Setup of alpha:
## mac_16bit
module mac_16bit(out_rounded,md,mr,clk,rst);
output reg [26:0] out_rounded;
input [15:0] md,mr;               
input clk,rst;
reg [15:0] MD,MR;
reg [39:0] acc;
wire [39:0] mult_out;
wire [17:0] PP0,PP1,PP2,PP3,PP4,PP5,PP6,PP7,PP8;
reg [31:0] PP0_reg,PP1_reg,PP2_reg,PP3_reg,PP4_reg,PP5_reg,PP6_reg,PP7_reg,PP8_reg;
wire [31:0] PP0_FULL,PP1_FULL,PP2_FULL,PP3_FULL,PP4_FULL,PP5_FULL,PP6_FULL,PP7_FULL,PP8_FULL;
wire [7:0] neg;
wire [31:0] sum0,carry0,sum1,carry1,sum2,carry2,sum3,carry3,sum4,carry4,sum5,carry5,sum6,carry6;
wire [39:0] new_acc;
reg [2:0] setup_count;
reg setup_completed;
reg [8:0] count;
generatePartialProducts PP(.PP0(PP0),.PP1(PP1),.PP2(PP2),.PP3(PP3),.PP4(PP4),.PP5(PP5),.PP6(PP6),.PP7(PP7),.PP8(PP8),.neg(neg),.MD(MD),.MR(MR));
genvar i;
assign PP0_FULL[16:0] = PP0;
for(i=31; i>16; i=i-1) begin
  assign PP0_FULL[i] = PP0_FULL[16];
end
assign PP1_FULL[18:2] = PP1;
for(i=31; i>18; i=i-1) begin
  assign PP1_FULL[i] = PP1_FULL[18];
end
assign PP1_FULL[1] = 1'b0;
assign PP1_FULL[0] = neg[0];
assign PP2_FULL[20:4] = PP2;
for(i=31; i>20; i=i-1) begin
  assign PP2_FULL[i] = PP2_FULL[20];
end
assign PP2_FULL[3] = 1'b0;
assign PP2_FULL[2] = neg[1];
for(i=0; i<2; i=i+1) begin
  assign PP2_FULL[i] = 1'b0;
end
assign PP3_FULL[22:6] = PP3;
for(i=31; i>22; i=i-1) begin
  assign PP3_FULL[i] = PP3_FULL[22];
end
assign PP3_FULL[5] = 1'b0;
assign PP3_FULL[4] = neg[2];
for(i=0; i<4; i=i+1) begin
  assign PP3_FULL[i] = 1'b0;
end
assign PP4_FULL[24:8] = PP4;
for(i=31; i>24; i=i-1) begin
  assign PP4_FULL[i] = PP4_FULL[24];
end
assign PP4_FULL[7] = 1'b0;
assign PP4_FULL[6] = neg[3];
for(i=0; i<6; i=i+1) begin
  assign PP4_FULL[i] = 1'b0;
end
assign PP5_FULL[26:10] = PP5;
for(i=31; i>26; i=i-1) begin
  assign PP5_FULL[i] = PP5_FULL[26];
end
assign PP5_FULL[9] = 1'b0;
assign PP5_FULL[8] = neg[4];
for(i=0; i<8; i=i+1) begin
  assign PP5_FULL[i] = 1'b0;
end
  ...
Size: about 2500 cells after synthesis, roughly 61 I/O pins, about 20000 um^2 of cells after synthesis.
export LEC_CHECK = 0
export ABC_AREA = 1
export CAP_MARGIN = 0
export CELL_PAD_IN_SITES_DETAIL_PLACEMENT = 2
export CELL_PAD_IN_SITES_GLOBAL_PLACEMENT = 1
export CORE_ASPECT_RATIO = 0.74
export CORE_MARGIN = 7
export CORE_UTILIZATION = 51
export CTS_CLUSTER_DIAMETER = 84
export CTS_CLUSTER_SIZE = 19
export GPL_ROUTABILITY_DRIVEN = 0
export HOLD_SLACK_MARGIN = 0.08
export MAX_ROUTING_LAYER = met4
export MIN_ROUTING_LAYER = met2
export PLACE_DENSITY_LB_ADDON = 0.01
export SLEW_MARGIN = 25
export TNS_END_PERCENT = 5
create_clock -name core_clock -period 8.54 [get_ports {clk}]
run.sh (not shown) runs the stock make flow with config.mk's settings and CLKGATE_MAP_FILE=.
In the summary table, alpha is marked failed, with error DPL-0033 raised in detailed placement.
Modified inputs, beta compared to alpha
- CAP_MARGIN now 20, was 0
- CORE_UTILIZATION now 40, was 51
- HOLD_SLACK_MARGIN no longer set, was 0.08
- TNS_END_PERCENT now 70, was 5
- the clock period (ns, I/O delays scaled along) now 7.72, was 8.54
Results
- beta: PASS, flow complete, no timing, DRC or antenna violations
- Summary of beta over alpha: number of different library cells in the post-synthesis netlist held steady; number of enable-type register cells in the synthesized netlist roughly the same; core box area now larger.
- Mux share of post-synthesis cell area: alpha vs beta identical
- Re die width: beta is 12% up on alpha.
- beta: chip height 12% above alpha
- From beta to alpha, complex-gate fraction of the synthesized area did not move at all.
- Reported for alpha and beta, post-synthesis share of cell area spent on xor and xnor gates turned out identical to the last digit.
- Summary of beta over alpha: share of synthesized cell area in full adder, half adder and majority cells stayed essentially flat; die size rose by 26%; initial standard-cell utilization of the core fell by 11 points.
Input-level comparison between gamma and beta:
- CELL_PAD_IN_SITES_GLOBAL_PLACEMENT: 1 -> 0
- CTS_CLUSTER_DIAMETER: 84 -> 215
- CELL_PAD_IN_SITES_DETAIL_PLACEMENT: 2 -> unset
- CORE_UTILIZATION: 40 -> 71
- CORE_MARGIN: 7 -> 2
- CTS_CLUSTER_SIZE: 19 -> unset
- MAX_ROUTING_LAYER: met4 -> unset
- MIN_ROUTING_LAYER: met2 -> met1
- SLEW_MARGIN: 25 -> 20
- the clock period (ns, I/O delays scaled along): 7.72 -> 5.17
## What came out
For beta, the worst setup path endpoint was acc[39], unlike gamma, where it was acc[38]. gamma finished every stage; the final checks, however, were not passed, the failures being setup timing. Going from beta to gamma, the maximum clock rate was found to have gone up by about 17%. The number of antenna repair diodes in gamma was lower than what beta gave.
diff inputs: gamma => delta
- MIN_ROUTING_LAYER: met1 -> unset
- TNS_END_PERCENT: 70 -> unset
- ABC_AREA: 1 -> unset
- GPL_ROUTABILITY_DRIVEN: 0 -> unset
- CORE_ASPECT_RATIO: 0.74 -> unset
- CTS_CLUSTER_DIAMETER: 215 -> unset
- CELL_PAD_IN_SITES_GLOBAL_PLACEMENT: 0 -> unset
- CORE_UTILIZATION: 71 -> 20
- PLACE_DENSITY_LB_ADDON: 0.01 -> unset
- the clock period (ns, I/O delays scaled along): 5.17 -> 9.82
==> comparison <==
delta | status: complete | timing, DRC, antenna: pass. Summary of delta over gamma: post-cts hold-fix buffer tally shows no meaningful change; register share after synthesis shows a reduction of 0.54 points; wire length on met2 shows a reduction of about 12%. Higher total number of tap cells was reported by delta, not gamma. delta gives more level count of the clock H-tree than gamma did. delta vs gamma on count of cell types in the netlist: delta is the higher one. Count of inverters other than clock inverters in the layout in delta vs gamma: down 139.
#### Input delta (epsilon over delta)
- PLACE_DENSITY_LB_ADDON newly set to 0.0
- CTS_CLUSTER_SIZE newly set to 75
- CORE_UTILIZATION changed from 20 to 72
- CAP_MARGIN changed from 20 to 5
- the clock period (ns, I/O delays scaled along) changed from 9.82 to 6.24
Findings:
Although epsilon finished all stages, its layout failed final checks on setup timing. Changes observed in epsilon relative to delta: critical path depth increased 3; sequential fraction of the synthesis area essentially unchanged. The maximum clock frequency of epsilon is higher than that of delta. Compared epsilon vs delta, and global router's overall resource usage is up in epsilon. The final period demand of the worst path in epsilon was lower than what delta gave. Between delta and epsilon, the final area is lower for epsilon.

Setup of the reference run:
Starting RTL as in the previous note.
==> flow/config.mk <==
export PLATFORM = sky130hd
export DESIGN_NAME = mac_16bit
export DESIGN_NICKNAME = mac_16bit
export VERILOG_FILES = /design/flow/design.v
export SDC_FILE = /design/flow/constraint.sdc
export NUM_CORES = 4
export LEC_CHECK = 0
export ABC_AREA = 1
export CAP_MARGIN = 20
export CELL_PAD_IN_SITES_GLOBAL_PLACEMENT = 0
export CORE_ASPECT_RATIO = 0.91
export CORE_MARGIN = 2
export CORE_UTILIZATION = 72
export CTS_CLUSTER_DIAMETER = 215
export GPL_ROUTABILITY_DRIVEN = 0
export MIN_ROUTING_LAYER = met1
export PLACE_DENSITY_LB_ADDON = 0.05
export SETUP_SLACK_MARGIN = 1.46
export SLEW_MARGIN = 20
export TNS_END_PERCENT = 70
==> flow/constraint.sdc <==
create_clock -name core_clock -period 5.05 [get_ports {clk}]
set_input_delay 1.0100 -clock core_clock [delete_from_list [all_inputs] [get_ports {clk}]]
set_output_delay 1.0100 -clock core_clock [all_outputs]
set_load 0.01 [all_outputs]
The reference run finished all stages; layout check result: FAIL, due to negative setup slack.
[inputs] the trial run vs the reference run
- TNS_END_PERCENT no longer set, was 70
- PLACE_DENSITY_LB_ADDON no longer set, was 0.05
- CTS_CLUSTER_DIAMETER no longer set, was 215
- CORE_ASPECT_RATIO no longer set, was 0.91
- CORE_UTILIZATION now 40, was 72
- GPL_ROUTABILITY_DRIVEN no longer set, was 0
- ABC_AREA no longer set, was 1
- CELL_PAD_IN_SITES_GLOBAL_PLACEMENT no longer set, was 0
- MIN_ROUTING_LAYER no longer set, was met1
- SETUP_SLACK_MARGIN no longer set, was 1.46
- the clock period (ns, I/O delays scaled along) now 6.9, was 5.05
### Flow results
- The reference run: flow complete, layout not clean; failing: negative setup slack
- The trial run: full flow OK, the timing, DRC and antenna checks passed
- | area enclosed by the die boundary | the trial run vs the reference run | about 80% higher |
- The trial run: cell depth of the worst flop-to-flop path lower than the reference run
- [compare] base=the reference run new=the trial run: total number of cells along the worst setup path now sits lower; number of hold buffers added after cts flat; pin count of the biggest net entering global routing went down 37%.

mac_16bit again, from the RTL that the note above started with.
==> flow/config.mk <==
export PLATFORM = sky130hd
export DESIGN_NAME = mac_16bit
export DESIGN_NICKNAME = mac_16bit
export VERILOG_FILES = /design/flow/design.v
export SDC_FILE = /design/flow/constraint.sdc
export NUM_CORES = 4
export LEC_CHECK = 0
export CAP_MARGIN = 40
export CORE_MARGIN = 2
export CORE_UTILIZATION = 72
export CTS_CLUSTER_SIZE = 15
export HOLD_SLACK_MARGIN = -0.1
export SETUP_SLACK_MARGIN = -0.32
export SLEW_MARGIN = 20
==> flow/constraint.sdc <==
create_clock -name core_clock -period 3.28 [get_ports {clk}]
set_input_delay 0.6560 -clock core_clock [delete_from_list [all_inputs] [get_ports {clk}]]
set_output_delay 0.6560 -clock core_clock [all_outputs]
set_load 0.01 [all_outputs]
The starting point produced a layout that fails on negative setup slack.
Rerun with:
Settings changed: SETUP_SLACK_MARGIN -0.32 to 0.18.
Effect: The new run reached the layout checks and failed them: max-capacitance violations, max-slew violations, negative setup slack. Count of clock-buffer cells in the layout rises by 1. Worst setup slack is worse by 0.81 ns. Via count rises by 2.2%. Routed wire length rose by about 2.3%. Maximum frequency is lower by 10%. Synthesized area does not change. Sequential share of layout area drops by 0.15 points. Non-clock buffer count increases by 11. Global-route usage drops by 1.1 points.
Rerun with:
Settings changed: CAP_MARGIN 40 to 20, CTS_CLUSTER_SIZE 15 to 77, HOLD_SLACK_MARGIN -0.1 to unset, PLACE_DENSITY_LB_ADDON set to 0.0, SETUP_SLACK_MARGIN 0.18 to 1.8.
Clock period 3.28 ns to 6.4 ns, I/O delays scaled along.
This time the run produced a layout that fails on negative setup slack.
Die size does not change.
Critical path depth goes up by 2.
Final area goes down by 6.3%.
Rerun with:
Settings changed: CORE_ASPECT_RATIO set to 0.89, CTS_CLUSTER_SIZE 77 to 31, HOLD_SLACK_MARGIN set to -0.08, SETUP_SLACK_MARGIN 1.8 to 0.89.
Clock period 6.4 ns to 5.44 ns, I/O delays scaled along.
The new run completed and failed the layout checks on negative setup slack.
Clock-buffer cell count grows by 6.
Global-route usage climbs by 1.2 points.
Setup slack gets worse by 1.3 ns.
Design area climbs by 2.3%.
Rerun with:
Settings changed: CORE_ASPECT_RATIO 0.89 to unset, CORE_UTILIZATION 72 to 66, CTS_CLUSTER_SIZE 31 to unset, HOLD_SLACK_MARGIN -0.08 to unset, PLACE_DENSITY_LB_ADDON 0.0 to unset, SETUP_SLACK_MARGIN 0.89 to unset.
Clock period 5.44 ns to 3.45 ns, I/O delays scaled along.
The changed run finished but failed the layout checks on negative setup slack.
Sequential share of layout area came out lower by 0.61 points.
Routed wire length came out lower by about 8%.
Die area came out higher by 8.9%.

Starting RTL as in the previous note.
clock: 5.17 ns
lec_check: 0
abc_area: 1
cap_margin: 20
cell_pad_in_sites_global_placement: 0
core_aspect_ratio: 0.93
core_margin: 2
core_utilization: 72
cts_cluster_diameter: 215
gpl_routability_driven: 0
min_routing_layer: met1
place_density_lb_addon: 0.03
slew_margin: 20
tns_end_percent: 70
The baseline produced a layout that fails on setup timing.
Edit:
- ABC_AREA: 1 -> not set
- CELL_PAD_IN_SITES_GLOBAL_PLACEMENT: 0 -> not set
- CORE_ASPECT_RATIO: 0.93 -> not set
- CORE_UTILIZATION: 72 -> 18
- CTS_CLUSTER_DIAMETER: 215 -> not set
- GPL_ROUTABILITY_DRIVEN: 0 -> not set
- MIN_ROUTING_LAYER: met1 -> not set
- PLACE_DENSITY_LB_ADDON: 0.03 -> not set
- TNS_END_PERCENT: 70 -> not set
- clock period: 5.17 -> 6.71 ns (I/O delays scaled with it)
The changed run completed and failed the layout checks on setup timing.
Sequential share of layout area hardly moves.
Die area grows to 4.0 times its value.
Via count decreases by 11%.
Design area went up by about 0.33%.

== main ==
Starting RTL as in the previous note.
Design mac_16bit, start of the top module:
module mac_16bit(out_rounded,md,mr,clk,rst);
output reg [26:0] out_rounded;
input [15:0] md,mr;               
input clk,rst;
reg [15:0] MD,MR;
reg [39:0] acc;
wire [39:0] mult_out;
wire [17:0] PP0,PP1,PP2,PP3,PP4,PP5,PP6,PP7,PP8;
reg [31:0] PP0_reg,PP1_reg,PP2_reg,PP3_reg,PP4_reg,PP5_reg,PP6_reg,PP7_reg,PP8_reg;
wire [31:0] PP0_FULL,PP1_FULL,PP2_FULL,PP3_FULL,PP4_FULL,PP5_FULL,PP6_FULL,PP7_FULL,PP8_FULL;
wire [7:0] neg;
wire [31:0] sum0,carry0,sum1,carry1,sum2,carry2,sum3,carry3,sum4,carry4,sum5,carry5,sum6,carry6;
wire [39:0] new_acc;
reg [2:0] setup_count;
reg setup_completed;
reg [8:0] count;
generatePartialProducts PP(.PP0(PP0),.PP1(PP1),.PP2(PP2),.PP3(PP3),.PP4(PP4),.PP5(PP5),.PP6(PP6),.PP7(PP7),.PP8(PP8),.neg(neg),.MD(MD),.MR(MR));
genvar i;
assign PP0_FULL[16:0] = PP0;
for(i=31; i>16; i=i-1) begin
  assign PP0_FULL[i] = PP0_FULL[16];
end
assign PP1_FULL[18:2] = PP1;
for(i=31; i>18; i=i-1) begin
  assign PP1_FULL[i] = PP1_FULL[18];
end
assign PP1_FULL[1] = 1'b0;
assign PP1_FULL[0] = neg[0];
assign PP2_FULL[20:4] = PP2;
for(i=31; i>20; i=i-1) begin
  assign PP2_FULL[i] = PP2_FULL[20];
end
assign PP2_FULL[3] = 1'b0;
assign PP2_FULL[2] = neg[1];
for(i=0; i<2; i=i+1) begin
  assign PP2_FULL[i] = 1'b0;
end
assign PP3_FULL[22:6] = PP3;
for(i=31; i>22; i=i-1) begin
  assign PP3_FULL[i] = PP3_FULL[22];
end
assign PP3_FULL[5] = 1'b0;
assign PP3_FULL[4] = neg[2];
for(i=0; i<4; i=i+1) begin
  assign PP3_FULL[i] = 1'b0;
end
  ...
Settings: LEC_CHECK=0, ABC_AREA=1, CAP_MARGIN=20, CELL_PAD_IN_SITES_GLOBAL_PLACEMENT=0, CORE_ASPECT_RATIO=0.91, CORE_MARGIN=2, CORE_UTILIZATION=72, CTS_CLUSTER_DIAMETER=215, GPL_ROUTABILITY_DRIVEN=0, MIN_ROUTING_LAYER=met1, PLACE_DENSITY_LB_ADDON=0.01, SETUP_SLACK_MARGIN=-0.36, SLEW_MARGIN=20, TNS_END_PERCENT=70; clock period 4.88 ns.
[flow] main | stages: complete | final checks: fail | reason: negative setup slack
--- input diff main..the feature branch ---
==> flow/config.mk <==
export PLATFORM = sky130hd
export DESIGN_NAME = mac_16bit
export DESIGN_NICKNAME = mac_16bit
export VERILOG_FILES = /design/flow/design.v
export SDC_FILE = /design/flow/constraint.sdc
export NUM_CORES = 4
export LEC_CHECK = 0
export CAP_MARGIN = 20
export CORE_MARGIN = 2
export CORE_UTILIZATION = 72
export PLACE_DENSITY_LB_ADDON = 0.0
export SLEW_MARGIN = 20
==> flow/constraint.sdc <==
create_clock -name core_clock -period 6.47 [get_ports {clk}]
set_input_delay 1.2940 -clock core_clock [delete_from_list [all_inputs] [get_ports {clk}]]
set_output_delay 1.2940 -clock core_clock [all_outputs]
set_load 0.01 [all_outputs]
Notes after the runs:
Of main and the feature branch, none finishes clean. [main] flow finished | final checks: failed | reasons: negative setup slack. The layout from the feature branch, despite a flow that completed every stage, fails the layout checks, with the failing checks listed as negative setup slack. The feature branch ended with less layout overhead on the synthesized area than main. Routed via count: the feature branch vs main, no meaningful difference. Source-to-sink clock delay at the later pin of the worst-skew pair ended up 0.02 ns higher on the feature branch than on main. When the feature branch is set beside main, its wire length reported by the detailed router turns out to be 6.1% smaller. Number of signal-net buffers in the layout in the feature branch is 57 below main. On worst hold margin, main beats the feature branch.
